Design MACRegister, start of the top module:
module MACRegister(
    input clk,
    input rst,
    input [1:0] opcode,
    input [15:0] a,
    input [15:0] b,
    output [31:0] dataOut
    );
    reg [31:0] register;
    assign dataOut = register;
    wire [31:0] product;
    wire [31:0] sum;
    ArrayMultiplier multiplier(a, b, product);
    Adder32 adder(register, product, sum);
    always @ (posedge clk) begin
        if (rst)
            register <= 32'd0;
        else case (opcode)
            2'd1:  
                register <= {a, b};
            2'd2:  
                register <= sum;
        endcase
    end
endmodule
Size: about 1,200 cells after synthesis, ~32 flip-flops.
==> flow/config.mk <==
export PLATFORM = sky130hd
export DESIGN_NAME = MACRegister
export DESIGN_NICKNAME = MACRegister
export VERILOG_FILES = /design/flow/design.v
export SDC_FILE = /design/flow/constraint.sdc
export NUM_CORES = 4
export LEC_CHECK = 0
export ABC_AREA = 1
export CAP_MARGIN = 30
export CELL_PAD_IN_SITES_DETAIL_PLACEMENT = 2
export CORE_MARGIN = 2
export CORE_UTILIZATION = 28
export CTS_CLUSTER_DIAMETER = 257
export GPL_ROUTABILITY_DRIVEN = 1
export GPL_TIMING_DRIVEN = 1
export MAX_ROUTING_LAYER = met4
export SETUP_SLACK_MARGIN = -0.27
export SLEW_MARGIN = 20
export TNS_END_PERCENT = 15
==> flow/constraint.sdc <==
create_clock -name core_clock -period 20.0 [get_ports {clk}]
set_input_delay 4.0000 -clock core_clock [delete_from_list [all_inputs] [get_ports {clk}]]
set_output_delay 4.0000 -clock core_clock [all_outputs]
set_load 0.01 [all_outputs]
run.sh (not shown) runs the stock make flow with config.mk's settings and CLKGATE_MAP_FILE=.
The first run finished with timing, DRC and antenna clean.
Next try:
==> flow/config.mk (replaced) <==
export PLATFORM = sky130hd
export DESIGN_NAME = MACRegister
export DESIGN_NICKNAME = MACRegister
export VERILOG_FILES = /design/flow/design.v
export SDC_FILE = /design/flow/constraint.sdc
export NUM_CORES = 4
export LEC_CHECK = 0
export CAP_MARGIN = 20
export CORE_MARGIN = 2
export CORE_UTILIZATION = 69
export SETUP_SLACK_MARGIN = 1.0
export SLEW_MARGIN = 20
==> flow/constraint.sdc (replaced) <==
create_clock -name core_clock -period 11.4 [get_ports {clk}]
set_input_delay 2.2800 -clock core_clock [delete_from_list [all_inputs] [get_ports {clk}]]
set_output_delay 2.2800 -clock core_clock [all_outputs]
set_load 0.01 [all_outputs]
The new run produced a layout that fails on negative setup slack.
Core utilization increases by 50 points.
Setup slack degrades by 4500 ps.
Global-route usage increases by 10 points.
Next try:
--- a/flow/config.mk
+++ b/flow/config.mk
@@ -6,7 +6,8 @@
 export NUM_CORES = 4
 export LEC_CHECK = 0
+export ABC_AREA = 1
 export CAP_MARGIN = 20
 export CORE_MARGIN = 2
-export CORE_UTILIZATION = 69
+export CORE_UTILIZATION = 65
 export SETUP_SLACK_MARGIN = 1.0
 export SLEW_MARGIN = 20
==> flow/constraint.sdc (replaced) <==
create_clock -name core_clock -period 11.0 [get_ports {clk}]
set_input_delay 2.2000 -clock core_clock [delete_from_list [all_inputs] [get_ports {clk}]]
set_output_delay 2.2000 -clock core_clock [all_outputs]
set_load 0.01 [all_outputs]
The changed run completed and failed the layout checks on negative setup slack.
Die size climbs by 10%.
Hold slack is better by 36 ps.
Worst setup slack is worse by 330 ps.
Global-route usage drops by 5.4 points.
Wire length drops by 4.3%.
Core utilization drops by 6.6 points.
Cell area climbs by 1.3%.
Register-to-register slack is worse by 480 ps.
Area after synthesis climbs by 4.4%.
Via count climbs by 8.3%.
Next try:
--- a/flow/config.mk
+++ b/flow/config.mk
@@ -7,7 +7,10 @@
 export LEC_CHECK = 0
 export ABC_AREA = 1
-export CAP_MARGIN = 20
+export CAP_MARGIN = 15
+export CORE_ASPECT_RATIO = 0.5
 export CORE_MARGIN = 2
-export CORE_UTILIZATION = 65
+export CORE_UTILIZATION = 72
+export CTS_CLUSTER_DIAMETER = 371
+export CTS_CLUSTER_SIZE = 98
 export SETUP_SLACK_MARGIN = 1.0
 export SLEW_MARGIN = 20
The new run completed and failed the layout checks on negative setup slack; die area went down by 9.1%; via count rose by 6.3%; critical path depth went up by 3; synthesized cell count stays the same; worst hold slack is better by 33 ps; wire length came out higher by 21%; final area stays flat.
Next try:
==> flow/config.mk (replaced) <==
export PLATFORM = sky130hd
export DESIGN_NAME = MACRegister
export DESIGN_NICKNAME = MACRegister
export VERILOG_FILES = /design/flow/design.v
export SDC_FILE = /design/flow/constraint.sdc
export NUM_CORES = 4
export LEC_CHECK = 0
export ABC_AREA = 1
export CAP_MARGIN = 20
export CORE_MARGIN = 2
export CORE_UTILIZATION = 72
export PLACE_DENSITY_LB_ADDON = 0.08
export SLEW_MARGIN = 20
==> flow/constraint.sdc (replaced) <==
create_clock -name core_clock -period 14.1 [get_ports {clk}]
set_input_delay 2.8200 -clock core_clock [delete_from_list [all_inputs] [get_ports {clk}]]
set_output_delay 2.8200 -clock core_clock [all_outputs]
set_load 0.01 [all_outputs]
Result: The changed run ran to the end with violations: negative setup slack. Via count went down by 1.7%. Final area hardly moves. Clock-buffer cell count stays the same. Synthesized area does not change. Routed wire length went down by 9.1%. Setup slack gets better by 2500 ps. Worst hold slack gets worse by 26 ps. Utilization went down by 2.1 points. Cell count went down by 0.51%.

---

xenon:
MACRegister again, from the RTL that the note above started with.
Design MACRegister, start of the top module:
module MACRegister(
    input clk,
    input rst,
    input [1:0] opcode,
    input [15:0] a,
    input [15:0] b,
    output [31:0] dataOut
    );
export LEC_CHECK = 0
export ABC_AREA = 1
export CAP_MARGIN = 20
export CORE_MARGIN = 2
export CORE_UTILIZATION = 60
export CTS_CLUSTER_DIAMETER = 343
export CTS_CLUSTER_SIZE = 100
export HOLD_SLACK_MARGIN = -0.09
export PLACE_DENSITY = 0.9
export SLEW_MARGIN = 0
create_clock -name core_clock -period 19.0 [get_ports {clk}]
diff inputs: xenon => harbor
-- flow/config.mk --
<<< xenon, line 11
export CORE_UTILIZATION = 60
export CTS_CLUSTER_DIAMETER = 343
export CTS_CLUSTER_SIZE = 100
export HOLD_SLACK_MARGIN = -0.09
export PLACE_DENSITY = 0.9
export SLEW_MARGIN = 0
>>> harbor, line 11
export CORE_UTILIZATION = 72
export SETUP_SLACK_MARGIN = 1.0
export SLEW_MARGIN = 20
==> flow/constraint.sdc <==
create_clock -name core_clock -period 11.4 [get_ports {clk}]
set_input_delay 2.2800 -clock core_clock [delete_from_list [all_inputs] [get_ports {clk}]]
set_output_delay 2.2800 -clock core_clock [all_outputs]
set_load 0.01 [all_outputs]
==> comparison <==
- harbor finished all stages; layout check result: FAIL, due to setup timing.
- Any difference in sum of met2 wire segment lengths after detailed routing between xenon and harbor is small enough to ignore.
- Multi-input combinational gate total: xenon vs harbor identical
- Per the comparison of harbor with xenon, worst-margin pin slew grew by 0.0042 ns; total global routing track utilization grew by 4.4 points.
Modified inputs, violet compared to harbor
-- flow/config.mk --
<<< harbor, line 11
export CORE_UTILIZATION = 72
export SETUP_SLACK_MARGIN = 1.0
>>> violet, line 11
export CORE_UTILIZATION = 69
export PLACE_DENSITY = 0.39
export SETUP_SLACK_MARGIN = 2.55
==> comparison <==
- In violet the implementation completed, yet the final layout does not meet the checks, the culprit being setup timing.
- Per the comparison of violet with harbor, number of nets in the layout closely matched the old numbers; highest achievable clock rate went down.
- The final reports for violet and harbor show final cell area excluding filler cells higher in the former.
diff inputs: violet => nickel
-- flow/config.mk --
<<< violet, line 8
export ABC_AREA = 1
>>> nickel, line 8
<<< violet, line 11
export CORE_UTILIZATION = 69
export PLACE_DENSITY = 0.39
export SETUP_SLACK_MARGIN = 2.55
>>> nickel, line 10
export CORE_UTILIZATION = 71
export SETUP_SLACK_MARGIN = 1.0
==> flow/constraint.sdc <==
create_clock -name core_clock -period 17.7 [get_ports {clk}]
set_input_delay 3.5400 -clock core_clock [delete_from_list [all_inputs] [get_ports {clk}]]
set_output_delay 3.5400 -clock core_clock [all_outputs]
set_load 0.01 [all_outputs]
==> results <==
nickel went all the way through synthesis, placement and routing and the layout is clean on timing, DRC and antenna.
Final standard cell area without fillers delta (nickel − violet): favourable
Endpoint of the worst setup timing path: register[30] -> nickel, register[31] -> violet
Against violet as the reference, nickel delivers a higher met2 usage in global routing.
When the final numbers for violet and nickel were put side by side, the overall global routing resource usage turned out to be greater in nickel.
Area after synthesis ended up 4.3% lower on nickel than on violet.
Edits applied to the flow inputs when going from nickel to ember:
-- flow/config.mk --
<<< nickel, line 10
export CORE_UTILIZATION = 71
export SETUP_SLACK_MARGIN = 1.0
>>> ember, line 10
export CORE_UTILIZATION = 68
export SETUP_SLACK_MARGIN = -0.49
==> flow/constraint.sdc <==
create_clock -name core_clock -period 15.3 [get_ports {clk}]
set_input_delay 3.0600 -clock core_clock [delete_from_list [all_inputs] [get_ports {clk}]]
set_output_delay 3.0600 -clock core_clock [all_outputs]
set_load 0.01 [all_outputs]
==> results <==
On post-route setup TNS, the higher figure sits with nickel, not ember. Relative to nickel, logic share of the area has gone down in ember. From nickel to ember the numbers moved as follows: non-clock buffer count climbed 10; register-to-register slack went down by 2.09 ns; hold slack essentially unchanged. Die size: ember exceeds nickel. Between nickel and ember, the flow reports critical path depth increasing by a few percent. The higher filler cell count came out of ember. Although it ran to completion, ember produced a layout that fails the final checks because of setup timing.
[inputs] pepper vs ember
-- flow/config.mk --
<<< ember, line 8
export CAP_MARGIN = 20
>>> pepper, line 8
export CAP_MARGIN = 40
<<< ember, line 10
export CORE_UTILIZATION = 68
>>> pepper, line 10
export CORE_UTILIZATION = 72
export CTS_CLUSTER_DIAMETER = 159
[summary]
pepper: flow complete, layout not clean; failing: setup timing. Side by side, pre-CTS setup slack turned out lower in pepper than in ember. Delta (pepper minus ember): via count of the first global-routing pass comparable; non-clock buffer count now larger. met1 usage, ember and pepper, lower one = ember. Fmax down about 1.8% in pepper wrt ember. For the global-route track usage on met2, pepper came in 5.7 points higher than ember did. Changes observed in pepper relative to ember: routed wire length up 11%, setup slack saw a decrease, area of the mapped netlist ~0 delta. [diff] via count, pepper relative to ember: regression.
